Design uart, start of the top module:
module uart #(
    parameter DATA_WIDTH = 8,
    parameter FIFO_DEPTH = 16
) (
    input  logic        clk_i,        
    input  logic        rst_ni,       
    input  logic        stb_i,        
    input  logic [ 1:0] adr_i,        
    input  logic [ 3:0] byte_sel_i,   
    input  logic        we_i,         
    input  logic [31:0] dat_i,        
    output logic [31:0] dat_o,        
    input  logic        uart_rx_i,    
    output logic        uart_tx_o     
);
Size in the first run: ~1,700 cells after synthesis, about 390 flip-flops, ~76 I/O pins, about 0.018 mm2 of cells after synthesis.
export LEC_CHECK = 0
export ABC_AREA = 1
export CAP_MARGIN = 25
export CORE_ASPECT_RATIO = 1.3
export CORE_MARGIN = 2
export CORE_UTILIZATION = 40
export CTS_CLUSTER_DIAMETER = 215
export MAX_ROUTING_LAYER = met4
export MIN_ROUTING_LAYER = met2
export PLACE_DENSITY_LB_ADDON = 0.07
export SETUP_SLACK_MARGIN = 0.77
export SLEW_MARGIN = 20
create_clock -name core_clock -period 4.57 [get_ports {clk_i}]
run.sh (not shown) runs the stock make flow with config.mk's settings and CLKGATE_MAP_FILE=.
Change:
Settings changed: ABC_AREA 1 to default, CAP_MARGIN 25 to 20, CORE_ASPECT_RATIO 1.3 to default, CTS_CLUSTER_DIAMETER 215 to default, MAX_ROUTING_LAYER met4 to default, MIN_ROUTING_LAYER met2 to default, PLACE_DENSITY from default to 0.6, PLACE_DENSITY_LB_ADDON 0.07 to default, SETUP_SLACK_MARGIN 0.77 to default.
Clock period 4.57 ns to 10.0 ns, I/O delays scaled along.
Outcome: Clock skew is lower by 0.0079 ns; setup slack improves by 4.1 ns; routed wire length is lower by 23%; cell area is lower by 3.0%; hold slack improves by 0.020 ns; global-route usage is lower by 15 points; utilization is about the same; non-clock buffer count is lower by 11; count of clock-buffer cells in the layout is higher by 3.
Change:
Settings changed: ABC_AREA from default to 1, CELL_PAD_IN_SITES_DETAIL_PLACEMENT from default to 0, CORE_UTILIZATION 40 to 47, GPL_TIMING_DRIVEN from default to 1, PLACE_DENSITY 0.6 to default, PLACE_DENSITY_LB_ADDON from default to 0.13, TNS_END_PERCENT from default to 70.
What happened: Die area is lower by 12%; via count goes up by about 28%; clock skew grows by 0.0098 ns; sequential cell count does not change; wire length increases by about 18%; clock-buffer cell count is higher by 4.
Change:
Settings changed: CELL_PAD_IN_SITES_DETAIL_PLACEMENT 0 to default, CORE_UTILIZATION 47 to 72, CTS_CLUSTER_SIZE from default to 74, GPL_TIMING_DRIVEN 1 to default, PLACE_DENSITY_LB_ADDON 0.13 to default, TNS_END_PERCENT 70 to default.
Clock period 10.0 ns to 5.3 ns, I/O delays scaled along.
Global-route usage went up by 9.3 points.
Clock-buffer cell count drops by 1.
Worst hold slack hardly moves.
Clock skew came out lower by 0.015 ns.
Change:
Settings changed: CTS_CLUSTER_SIZE 74 to 13.
Clock period 5.3 ns to 2.57 ns, I/O delays scaled along.
=> Cell count came out higher by 4.4%. Total power came out higher by 110%. Via count came out higher by 6.0%.
Change:
Settings changed: CAP_MARGIN 20 to 0, CTS_CLUSTER_DIAMETER from default to 53, GPL_ROUTABILITY_DRIVEN from default to 0, PLACE_DENSITY from default to 0.4, SETUP_SLACK_MARGIN from default to 0.34.
Outcome: Area after synthesis stays the same; global-route usage increases by 0.49 points; non-clock buffer count climbs by 30; utilization increases by 2.8 points; total power fell by 1.8%; hold slack gets better by 0.023 ns.

* * *

Setup of amber:
uart again, from the RTL that the note above started with.
export LEC_CHECK = 0
export ABC_AREA = 1
export CAP_MARGIN = 25
export CELL_PAD_IN_SITES_GLOBAL_PLACEMENT = 0
export CORE_ASPECT_RATIO = 0.57
export CORE_MARGIN = 2
export CORE_UTILIZATION = 22
export CTS_CLUSTER_DIAMETER = 215
export GPL_ROUTABILITY_DRIVEN = 0
export GPL_TIMING_DRIVEN = 0
export MAX_ROUTING_LAYER = met5
export MIN_ROUTING_LAYER = met2
export PLACE_DENSITY_LB_ADDON = 0.07
export SETUP_SLACK_MARGIN = 0.77
export SLEW_MARGIN = 20
export TNS_END_PERCENT = 25
create_clock -name core_clock -period 4.57 [get_ports {clk_i}]
Both conditions hold for amber: the flow ran to the end and the final layout passed the timing, DRC and antenna checks.
The inputs of ember differ from those of amber as listed below.
Settings: changing CORE_UTILIZATION from 22 to 72; removing MIN_ROUTING_LAYER (formerly met2); changing CAP_MARGIN from 25 to 20; removing CELL_PAD_IN_SITES_GLOBAL_PLACEMENT (formerly 0); setting CTS_CLUSTER_SIZE to 13 for the first time; changing CTS_CLUSTER_DIAMETER from 215 to 400; removing CORE_ASPECT_RATIO (formerly 0.57); changing SETUP_SLACK_MARGIN from 0.77 to 0.29; removing TNS_END_PERCENT (formerly 25); removing GPL_TIMING_DRIVEN (formerly 0); removing MAX_ROUTING_LAYER (formerly met5); removing GPL_ROUTABILITY_DRIVEN (formerly 0); changing the clock period (ns, I/O delays scaled along) from 4.57 to 2.57.
Notes after the runs:
Going from amber to ember, global-route wire length before repair -23%, highest cell delay on the worst timing path lost 0.34 ns. The sequential share of layout area of ember exceeds that of amber by 1.5 points. Met1 track utilization from global routing, ember and amber: higher on ember. When ember is measured against amber, its portion of the layout cell area used by non-clock buffers turns out 2.0 points higher. On worst slack at placement, the higher figure sits with amber, not ember. ember vs. amber: clock period minus worst slack shrank by 0.97 ns, final core area utilization higher.

* * *

uart again, from the RTL that the note above started with.
export LEC_CHECK = 0
export ABC_AREA = 1
export CAP_MARGIN = 20
export CORE_MARGIN = 2
export CORE_UTILIZATION = 72
export CTS_CLUSTER_DIAMETER = 55
export CTS_CLUSTER_SIZE = 21
export PLACE_DENSITY_LB_ADDON = 0.24
export SETUP_SLACK_MARGIN = 0.63
export SLEW_MARGIN = 20
create_clock -name core_clock -period 2.57 [get_ports {clk_i}]
The first run completed and failed the layout checks on negative setup slack.
Rerun with:
--- a/flow/config.mk
+++ b/flow/config.mk
@@ -9 +9 @@
-export CAP_MARGIN = 20
+export CAP_MARGIN = 0
@@ -12,4 +12,5 @@
-export CTS_CLUSTER_DIAMETER = 55
-export CTS_CLUSTER_SIZE = 21
-export PLACE_DENSITY_LB_ADDON = 0.24
-export SETUP_SLACK_MARGIN = 0.63
+export CTS_CLUSTER_DIAMETER = 178
+export CTS_CLUSTER_SIZE = 13
+export MIN_ROUTING_LAYER = met1
+export PLACE_DENSITY_LB_ADDON = 0.07
+export SETUP_SLACK_MARGIN = 0.35
=>
- Now the flow finished with timing, DRC and antenna clean
- wire length drops by 21%
- clock power climbs by about 1%
- total power drops by 3.7%
- setup slack gets better by 0.73 ns
- design area drops by 3.8%
- sequential share of layout area climbs by 1.9 points
- hold slack gets better by 0.053 ns
- critical path depth drops by 4
- via count drops by 11%
- core utilization drops by 3.4 points
Rerun with:
--- a/flow/config.mk
+++ b/flow/config.mk
@@ -12 +12 @@
-export CTS_CLUSTER_DIAMETER = 178
+export CTS_CLUSTER_DIAMETER = 366
@@ -16,2 +16,2 @@
-export SETUP_SLACK_MARGIN = 0.35
-export SLEW_MARGIN = 20
+export SETUP_SLACK_MARGIN = 0.27
+export SLEW_MARGIN = 25
Effect:
- global-route usage is lower by 1.8 points
- clock-buffer cell count is higher by 1
- power is lower by 0.58%
- utilization is lower by 0.64 points
Rerun with:
--- a/flow/config.mk
+++ b/flow/config.mk
@@ -9 +9 @@
-export CAP_MARGIN = 0
+export CAP_MARGIN = 20
@@ -12 +12 @@
-export CTS_CLUSTER_DIAMETER = 366
+export CTS_CLUSTER_DIAMETER = 64
@@ -14,4 +14,3 @@
-export MIN_ROUTING_LAYER = met1
-export PLACE_DENSITY_LB_ADDON = 0.07
-export SETUP_SLACK_MARGIN = 0.27
-export SLEW_MARGIN = 25
+export PLACE_DENSITY_LB_ADDON = 0.06
+export SETUP_SLACK_MARGIN = 0.74
+export SLEW_MARGIN = 20
What happened: This time the run ran to the end with violations: negative setup slack; cell count climbs by 2.6%; routed wire length climbs by about 60%; utilization climbs by 9.4 points; die area does not change; first-iteration DRC count climbs by about 130%.
Rerun with:
--- a/flow/config.mk
+++ b/flow/config.mk
@@ -12,3 +12,2 @@
-export CTS_CLUSTER_DIAMETER = 64
-export CTS_CLUSTER_SIZE = 13
-export PLACE_DENSITY_LB_ADDON = 0.06
+export CTS_CLUSTER_SIZE = 14
+export PLACE_DENSITY_LB_ADDON = 0.05
Outcome:
- The changed run finished but failed the layout checks on negative setup slack
- flip-flop count stays the same
- cell area falls by 0.82%
- maximum frequency rises by 6.9%
- count of clock-buffer cells in the layout falls by 11
- combinational power falls by about 5%
- routed wire length falls by 14%
- sequential share of layout area rises by 0.34 points
- final cell count barely changes
- via count falls by 7.2%
- first-iteration DRC count falls by 16%
- non-clock buffer count falls by 2
Rerun with:
--- a/flow/config.mk
+++ b/flow/config.mk
@@ -9 +9 @@
-export CAP_MARGIN = 20
+export CAP_MARGIN = 40
@@ -12,3 +12,5 @@
-export CTS_CLUSTER_SIZE = 14
-export PLACE_DENSITY_LB_ADDON = 0.05
-export SETUP_SLACK_MARGIN = 0.74
+export CTS_CLUSTER_DIAMETER = 396
+export CTS_CLUSTER_SIZE = 13
+export MIN_ROUTING_LAYER = met1
+export PLACE_DENSITY_LB_ADDON = 0.07
+export SETUP_SLACK_MARGIN = 0.37
Outcome: This time the run completed with no timing, DRC or antenna violations; worst setup slack improves by 0.14 ns; global-route usage fell by 1.6 points; fmax climbs by 5.9%; final area goes down by 8.1%; area after synthesis does not change; routed wire length goes down by 19%; clock power drops by 15%; core utilization goes down by 7.5 points.

* * *

== 11-10 ==
Starting RTL as in the previous note.
Settings: LEC_CHECK=0, ABC_AREA=1, CAP_MARGIN=20, CORE_MARGIN=2, CORE_UTILIZATION=72, CTS_CLUSTER_SIZE=74, PLACE_DENSITY=0.4, SETUP_SLACK_MARGIN=1.58, SLEW_MARGIN=20; clock period 5.3 ns.
## Diff of input files: 12-21 against 11-10
Settings: swapping 0.4 for 0.6 in PLACE_DENSITY; clearing CTS_CLUSTER_SIZE, which used to be 74; clearing SETUP_SLACK_MARGIN, which used to be 1.58; swapping 72 for 42 in CORE_UTILIZATION; clearing ABC_AREA, which used to be 1; swapping 5.3 for 4.63 in the clock period (ns, I/O delays scaled along).
## What came out
The final layout from 12-21, which completed every stage, passed the timing, DRC and antenna checks at the end of the flow. The detailed-route wire length reported for 12-21 is smaller than that of 11-10 by 10%. Diff 11-10 -> 12-21 | number of distinct library cells after synthesis | increase of 7.1%. Looking at critical path depth across 11-10 and 12-21, the one that comes out lower is 11-10. 12-21 vs 11-10, class of the most critical setup path: flip-flop to flip-flop vs flip-flop to primary output.
Power figures rest on the tool's default switching activity, not on a simulated workload.
